== job 1649 ==
==> flow/design.v (excerpt) <==
module distortion_correction #(
    parameter DATA_WIDTH = 16,
    parameter H_RES = 1280,
    parameter V_RES = 720
)(
    input clk,
    input rst_n,
    input [15:0] fx, fy,       
    input [15:0] cx, cy,       
    input [15:0] k1, k2, k3,   
    input valid_params,
    input [DATA_WIDTH-1:0] vin_data,
    input vin_de, vin_vs, vin_hs,
    input [9:0] pixel_x, pixel_y,
    output reg [DATA_WIDTH-1:0] vout_data,
    output reg vout_de, vout_vs, vout_hs,
    input [15:0] ram_rd_data,
    output reg [19:0] ram_rd_addr,
    output reg ram_rd_en
);
clock: 26.0 ns
lec_check: 0
cap_margin: 0
cell_pad_in_sites_detail_placement: 1
core_margin: 2
core_utilization: 26
cts_cluster_diameter: 80
cts_cluster_size: 56
gpl_routability_driven: 0
gpl_timing_driven: 0
hold_slack_margin: 0.11
place_density_lb_addon: 0.11
setup_slack_margin: 5.0
slew_margin: 20
tns_end_percent: 10
run.sh (not shown) runs the stock make flow with config.mk's settings and CLKGATE_MAP_FILE=.
diff inputs: job 1649 => job 3774
Settings: SETUP_SLACK_MARGIN removed (was 5.0); PLACE_DENSITY_LB_ADDON removed (was 0.11); CELL_PAD_IN_SITES_DETAIL_PLACEMENT removed (was 1); CAP_MARGIN changed from 0 to 20; TNS_END_PERCENT removed (was 10); CTS_CLUSTER_DIAMETER removed (was 80); CORE_UTILIZATION changed from 26 to 70; HOLD_SLACK_MARGIN removed (was 0.11); GPL_ROUTABILITY_DRIVEN removed (was 0); CTS_CLUSTER_SIZE removed (was 56); GPL_TIMING_DRIVEN removed (was 0); the clock period (ns, I/O delays scaled along) changed from 26.0 to 13.0.
Job 3774 ran in full, but the layout does not pass; the checks complain about setup timing. Job 3774 — fmax 44% higher, job 1649 as reference. [compare] base=job 1649 new=job 3774: number of antenna violations at the first check in global routing dropped 51; multi-input combinational cell area climbed about 0.5%; hold slack dropped 0.0041 ns; via count normalized by instance count climbed 23%. Taking job 1649 as the reference point, the horizontal extent of the die of job 3774 falls by about 40%.
The inputs of job 7980 differ from those of job 3774 as listed below.
Settings: putting ABC_AREA at 1 where nothing was set; putting CTS_CLUSTER_DIAMETER at 223 where nothing was set; swapping 13.0 for 10.5 in the clock period (ns, I/O delays scaled along).
Results
- The flow for job 7980 finished, though final verification flagged setup timing.
- Post-detailed-route via-to-cell ratio in job 7980 is 0.034 below job 3774.
- Diff job 7980 and job 3774: count of clock buffers in the final design lower in job 7980
- Higher global routing usage summed across all routing layers among job 7980 and job 3774: job 7980
- Relative to job 3774, the number of cells traversed by the worst register-to-register path measured on job 7980 has decreased by more than a quarter.

== north ==
The RTL this note starts from:
==> flow/design.v <==
module distortion_correction #(
    parameter DATA_WIDTH = 16,
    parameter H_RES = 1280,
    parameter V_RES = 720
)(
    input clk,
    input rst_n,
    input [15:0] fx, fy,       
    input [15:0] cx, cy,       
    input [15:0] k1, k2, k3,   
    input valid_params,
    input [DATA_WIDTH-1:0] vin_data,
    input vin_de, vin_vs, vin_hs,
    input [9:0] pixel_x, pixel_y,
    output reg [DATA_WIDTH-1:0] vout_data,
    output reg vout_de, vout_vs, vout_hs,
    input [15:0] ram_rd_data,
    output reg [19:0] ram_rd_addr,
    output reg ram_rd_en
);
    localparam IDLE = 2'b00;
    localparam CALC = 2'b01;
    localparam WAIT = 2'b10;
    localparam OUT  = 2'b11;
    reg [1:0] state, next_state;
    reg signed [15:0] x_norm, y_norm;       
    reg signed [31:0] x2, y2, r2;           
    reg signed [31:0] r4, r6;               
    reg signed [31:0] distortion_factor;    
    reg signed [15:0] x_distorted, y_distorted;   
    reg [9:0] corrected_x, corrected_y;     
    reg [9:0] px_d1, py_d1, px_d2, py_d2;
    reg de_d1, vs_d1, hs_d1;
    reg de_d2, vs_d2, hs_d2;
    reg de_d3, vs_d3, hs_d3;
    reg [2:0] calc_cnt;
    always @(posedge clk or negedge rst_n) begin
        if (!rst_n) begin
            state <= IDLE;
        end else begin
            state <= next_state;
        end
    end
    always @(*) begin
        case (state)
            IDLE: next_state = (vin_de && valid_params) ? CALC : IDLE;
            CALC: next_state = (calc_cnt == 3'd4) ? WAIT : CALC;
            WAIT: next_state = OUT;
            OUT:  next_state = IDLE;
            default: next_state = IDLE;
        endcase
    end
    always @(posedge clk or negedge rst_n) begin
        if (!rst_n) begin
            calc_cnt <= 0;
            x_norm <= 0; y_norm <= 0;
            x2 <= 0; y2 <= 0; r2 <= 0;
            r4 <= 0; r6 <= 0;
            distortion_factor <= 0;
            x_distorted <= 0; y_distorted <= 0;
            corrected_x <= 0; corrected_y <= 0;
        end else begin
            case (state)
                IDLE: begin
                    calc_cnt <= 0;
                    if (vin_de && valid_params) begin
                        x_norm <= (pixel_x - cx);
                        y_norm <= (pixel_y - cy);
                    end
                end
                CALC: begin
                    calc_cnt <= calc_cnt + 1;
                    case (calc_cnt)
                        3'd0: begin
                            x2 <= x_norm * x_norm;
                            y2 <= y_norm * y_norm;
                        end
                        3'd1: begin
                            r2 <= x2 + y2;
                        end
                        3'd2: begin
                            r4 <= (r2 * r2) >> 16;   
                            r6 <= (r2 * r2 * r2) >> 24;
                        end
                        3'd3: begin
                            distortion_factor <= 32'h10000 + 
                                               ((k1 * r2) >> 8) + 
                                               ((k2 * r4) >> 8) + 
                                               ((k3 * r6) >> 8);
                        end
                        3'd4: begin
                            x_distorted <= (x_norm * distortion_factor) >> 16;
                            y_distorted <= (y_norm * distortion_factor) >> 16;
                        end
                    endcase
                end
                WAIT: begin
                    corrected_x <= cx + x_distorted;
                    corrected_y <= cy + y_distorted;
                end
                default: begin
                    calc_cnt <= 0;
                end
            endcase
        end
    end
    wire in_bounds = (corrected_x < H_RES) && (corrected_y < V_RES) && 
                    (corrected_x >= 0) && (corrected_y >= 0);
    always @(posedge clk or negedge rst_n) begin
        if (!rst_n) begin
            px_d1 <= 0; py_d1 <= 0; px_d2 <= 0; py_d2 <= 0;
            de_d1 <= 0; vs_d1 <= 0; hs_d1 <= 0;
            de_d2 <= 0; vs_d2 <= 0; hs_d2 <= 0;
            de_d3 <= 0; vs_d3 <= 0; hs_d3 <= 0;
            ram_rd_addr <= 0;
            ram_rd_en <= 0;
            vout_data <= 0;
            vout_de <= 0; vout_vs <= 0; vout_hs <= 0;
        end else begin
            px_d1 <= pixel_x; py_d1 <= pixel_y;
            px_d2 <= px_d1;   py_d2 <= py_d1;
            de_d1 <= vin_de; vs_d1 <= vin_vs; hs_d1 <= vin_hs;
            de_d2 <= de_d1;  vs_d2 <= vs_d1;  hs_d2 <= hs_d1;
            de_d3 <= de_d2;  vs_d3 <= vs_d2;  hs_d3 <= hs_d2;
            if (state == OUT) begin
                if (valid_params && de_d3 && in_bounds) begin
                    ram_rd_addr <= corrected_y * H_RES + corrected_x;
                    ram_rd_en <= 1'b1;
                end else begin
                    ram_rd_addr <= py_d2 * H_RES + px_d2;
                    ram_rd_en <= de_d3;
                end
            end else begin
                ram_rd_en <= 1'b0;
            end
            vout_data <= ram_rd_data;
            vout_de <= de_d3;
            vout_vs <= vs_d3;
            vout_hs <= hs_d3;
        end
    end
endmodule
clock: 11.1 ns
lec_check: 0
cap_margin: 0
cell_pad_in_sites_detail_placement: 0
core_margin: 2
core_utilization: 72
cts_cluster_diameter: 28
cts_cluster_size: 56
gpl_timing_driven: 1
hold_slack_margin: 0.11
place_density_lb_addon: 0.11
setup_slack_margin: -0.6
slew_margin: 20
tns_end_percent: 10
north -> stages 100% | layout checks FAIL | negative setup slack
--- input diff north..south ---
# north
export LEC_CHECK = 0
export CAP_MARGIN = 0
export CELL_PAD_IN_SITES_DETAIL_PLACEMENT = 0
export CORE_MARGIN = 2
export CORE_UTILIZATION = 72
export CTS_CLUSTER_DIAMETER = 28
export CTS_CLUSTER_SIZE = 56
export GPL_TIMING_DRIVEN = 1
export HOLD_SLACK_MARGIN = 0.11
export PLACE_DENSITY_LB_ADDON = 0.11
export SETUP_SLACK_MARGIN = -0.6
export SLEW_MARGIN = 20
export TNS_END_PERCENT = 10
create_clock -name core_clock -period 11.1 [get_ports {clk}]
# south
export LEC_CHECK = 0
export ABC_AREA = 0
export CAP_MARGIN = 0
export CELL_PAD_IN_SITES_DETAIL_PLACEMENT = 0
export CORE_MARGIN = 2
export CORE_UTILIZATION = 72
export CTS_CLUSTER_DIAMETER = 28
export CTS_CLUSTER_SIZE = 56
export GPL_TIMING_DRIVEN = 1
export HOLD_SLACK_MARGIN = 0.11
export PLACE_DENSITY = 0.35
export SETUP_SLACK_MARGIN = 2.68
export SLEW_MARGIN = 20
export TNS_END_PERCENT = 80
create_clock -name core_clock -period 9.56 [get_ports {clk}]
Completing all stages was not enough for south: its layout failed the final checks because of negative setup slack. In south relative to north, total routed wirelength had gone up by more than 10%. Sort north and south by final hold slack asc -> top: south. south packs its core more tightly than north. Of north and south, the lower maximum fanout along the worst path belongs to north.
--- input diff south..east ---
# south
export LEC_CHECK = 0
export ABC_AREA = 0
export CAP_MARGIN = 0
export CELL_PAD_IN_SITES_DETAIL_PLACEMENT = 0
export CORE_MARGIN = 2
export CORE_UTILIZATION = 72
export CTS_CLUSTER_DIAMETER = 28
export CTS_CLUSTER_SIZE = 56
export GPL_TIMING_DRIVEN = 1
export HOLD_SLACK_MARGIN = 0.11
export PLACE_DENSITY = 0.35
export SETUP_SLACK_MARGIN = 2.68
export SLEW_MARGIN = 20
export TNS_END_PERCENT = 80
create_clock -name core_clock -period 9.56 [get_ports {clk}]
# east
export LEC_CHECK = 0
export CAP_MARGIN = 0
export CELL_PAD_IN_SITES_DETAIL_PLACEMENT = 0
export CORE_MARGIN = 2
export CORE_UTILIZATION = 65
export CTS_CLUSTER_DIAMETER = 80
export CTS_CLUSTER_SIZE = 56
export GPL_TIMING_DRIVEN = 1
export HOLD_SLACK_MARGIN = 0.11
export PLACE_DENSITY_LB_ADDON = 0.03
export SETUP_SLACK_MARGIN = 3.1
export SLEW_MARGIN = 20
export TNS_END_PERCENT = 10
create_clock -name core_clock -period 12.2 [get_ports {clk}]
Results
east vs south on required time of the critical path: east is the higher one. Measured against east, the via count of south comes out at 1.08 times the reference value. FAIL for each of east and south. | east | all stages done | FAIL | negative setup slack |. south: complete, dirty (negative setup slack). Chip height, east and south: lower on south. east ended up with a lower initial antenna violation count than south did. The post-route worst setup slack of east exceeds that of south by 2.48 ns. east gives less routed wire length than south did.
### east -> west
# east
export LEC_CHECK = 0
export CAP_MARGIN = 0
export CELL_PAD_IN_SITES_DETAIL_PLACEMENT = 0
export CORE_MARGIN = 2
export CORE_UTILIZATION = 65
export CTS_CLUSTER_DIAMETER = 80
export CTS_CLUSTER_SIZE = 56
export GPL_TIMING_DRIVEN = 1
export HOLD_SLACK_MARGIN = 0.11
export PLACE_DENSITY_LB_ADDON = 0.03
export SETUP_SLACK_MARGIN = 3.1
export SLEW_MARGIN = 20
export TNS_END_PERCENT = 10
create_clock -name core_clock -period 12.2 [get_ports {clk}]
# west
export LEC_CHECK = 0
export CAP_MARGIN = 20
export CORE_MARGIN = 2
export CORE_UTILIZATION = 40
export SETUP_SLACK_MARGIN = 4.79
export SLEW_MARGIN = 20
create_clock -name core_clock -period 16.9 [get_ports {clk}]
Results
- Higher logic depth of the worst path, buffers included goes to east over west.
- The run showing the smaller top fanout value on the critical path is west.
- Post-DP HPWL sits lower in west than in east.
- east -> west: layout sequential cell count flat
- Setup WNS east -> west: better
- Starting density of the core: west lower than east
- west -> east: post-synthesis sequential element count delta 0, exact match
- Design area (west over east): decrease, 680 µm²
- No stage failed in west, and the final checks on the layout all came back clean.
[inputs] middle vs west
# west
export LEC_CHECK = 0
export CAP_MARGIN = 20
export CORE_MARGIN = 2
export CORE_UTILIZATION = 40
export SETUP_SLACK_MARGIN = 4.79
export SLEW_MARGIN = 20
create_clock -name core_clock -period 16.9 [get_ports {clk}]
# middle
export LEC_CHECK = 0
export CAP_MARGIN = 20
export CELL_PAD_IN_SITES_DETAIL_PLACEMENT = 0
export CORE_ASPECT_RATIO = 0.62
export CORE_MARGIN = 2
export CORE_UTILIZATION = 23
export CTS_CLUSTER_DIAMETER = 327
export MAX_ROUTING_LAYER = met4
export PLACE_DENSITY_LB_ADDON = 0.21
export SETUP_SLACK_MARGIN = 4.05
export SLEW_MARGIN = 20
create_clock -name core_clock -period 26.0 [get_ports {clk}]
### Flow results
When the final numbers for middle and west were put side by side, the routed via count divided by cell count turned out to be smaller in middle. From west to middle the numbers moved as follows: routed wire length rose by about 15%, setup slack went up by 6.74 ns, total cell area at the placement stage went up 3.1%, core box area went up. middle ran to completion and came out clean on the timing, DRC and antenna checks.

## build 17
Starts from the design.v that is shown in full above.
make LEC_CHECK=0 ABC_AREA=1 CAP_MARGIN=35 CORE_MARGIN=2 CORE_UTILIZATION=72 CTS_CLUSTER_DIAMETER=206 CTS_CLUSTER_SIZE=15 HOLD_SLACK_MARGIN=0.28 PLACE_DENSITY_LB_ADDON=0.01 SETUP_SLACK_MARGIN=-0.56 SLEW_MARGIN=20 finish   # period 9.9 ns
What the final checks of build 17 revealed, after a flow that finished every stage, was a layout that fails on setup timing.
The inputs of build 3 differ from those of build 17 as listed below.
- swapping 206 for 223 in CTS_CLUSTER_DIAMETER
- clearing PLACE_DENSITY_LB_ADDON, which used to be 0.01
- clearing HOLD_SLACK_MARGIN, which used to be 0.28
- clearing CTS_CLUSTER_SIZE, which used to be 15
- swapping 35 for 15 in CAP_MARGIN
- swapping -0.56 for 2.79 in SETUP_SLACK_MARGIN
- swapping 9.9 for 10.5 in the clock period (ns, I/O delays scaled along)
Findings:
- Build 3: complete, dirty (setup timing)
- Delta (build 3 minus build 17): flip-flop and latch count held steady, delay contributed by the slowest stage of the critical path grew by 0.02 ns, fraction of synthesis flops using an asynchronous set or reset pin held steady.
The following lists how build 79 was set up differently from build 3:
- CTS_CLUSTER_DIAMETER removed (was 223)
- CAP_MARGIN changed from 15 to 20
- SETUP_SLACK_MARGIN removed (was 2.79)
- CORE_UTILIZATION changed from 72 to 52
- ABC_AREA removed (was 1)
- the clock period (ns, I/O delays scaled along) changed from 10.5 to 11.4
Results
Against build 3 as the reference, build 79 delivers a higher share of synthesized cell area in full adder, half adder and majority cells. Of build 79 and build 3, it is build 79 that has the lower stage delay of the slowest cell on the critical path. Total routing usage reported by global routing for build 79 is lower than for build 3. No crash in build 79: every stage finished, but the layout fails its final checks due to setup timing.
Setup changes, build 79 to build 21
- ABC_AREA: unset -> 1
- CORE_UTILIZATION: 52 -> 72
- HOLD_SLACK_MARGIN: unset -> -0.08
- the clock period (ns, I/O delays scaled along): 11.4 -> 9.91
### Flow results
The runs compared here, build 79 and build 21, all ended either early or with open violations.
What the final checks of build 79 revealed, after a flow that finished every stage, was a layout that fails on setup timing.
Between build 21 and build 79, the clock-buffer cell count is lower for build 21.
The run showing the smaller gate count of the mapped netlist is build 79.
Delta (build 21 minus build 79): share of synthesized cell area in and, or, nand and nor gates now sits higher; number of instances resized during post-cts repair now sits higher.
Modified inputs, build 39 compared to build 21
- changing CORE_UTILIZATION from 72 to 40
- removing HOLD_SLACK_MARGIN (formerly -0.08)
- removing ABC_AREA (formerly 1)
- changing the clock period (ns, I/O delays scaled along) from 9.91 to 16.9
Findings:
Status for build 21 and build 39: clean finish in build 39 only
[flow] build 21 | stages: complete | final checks: fail | reason: setup timing
The run showing the smaller growth of design area from synthesis to finish is build 39.
Delta(post-detailed-placement half-perimeter wirelength, build 39 - build 21) < 0
[compare] base=build 21 new=build 39: post-route clock period utilization fell by 29 points, clock slew seen by the registers of the worst setup and hold paths stayed essentially flat, overall routed net length fell by 48 mm.
From build 21 to build 39 the numbers moved as follows: post-cts repair resize count dropped 134; first-iteration detailed-routing DRC count dropped 3466; initial cell density of the core dropped 32 points; number of non-clock inverters in the layout dropped 27%.
The following lists how build 18 was set up differently from build 39:
- setting HOLD_SLACK_MARGIN to 0.08 for the first time
- changing CAP_MARGIN from 20 to 15
- setting CTS_CLUSTER_DIAMETER to 223 for the first time
- changing CORE_UTILIZATION from 40 to 72
- setting ABC_AREA to 1 for the first time
- setting SETUP_SLACK_MARGIN to -0.51 for the first time
- changing the clock period (ns, I/O delays scaled along) from 16.9 to 9.41
--- outcome ---
To summarise build 18: no stage aborted, but the layout did not pass its checks, failing on setup timing.
Lower cell depth of the worst flop-to-flop path among build 39 and build 18: build 18
Build 18 reports a higher yosys stat chip area than build 39 does.
On clock input transition at the sequential cells of the worst setup and hold paths, build 39 and build 18 are neck and neck.
Higher final hold slack goes to build 39 over build 18.
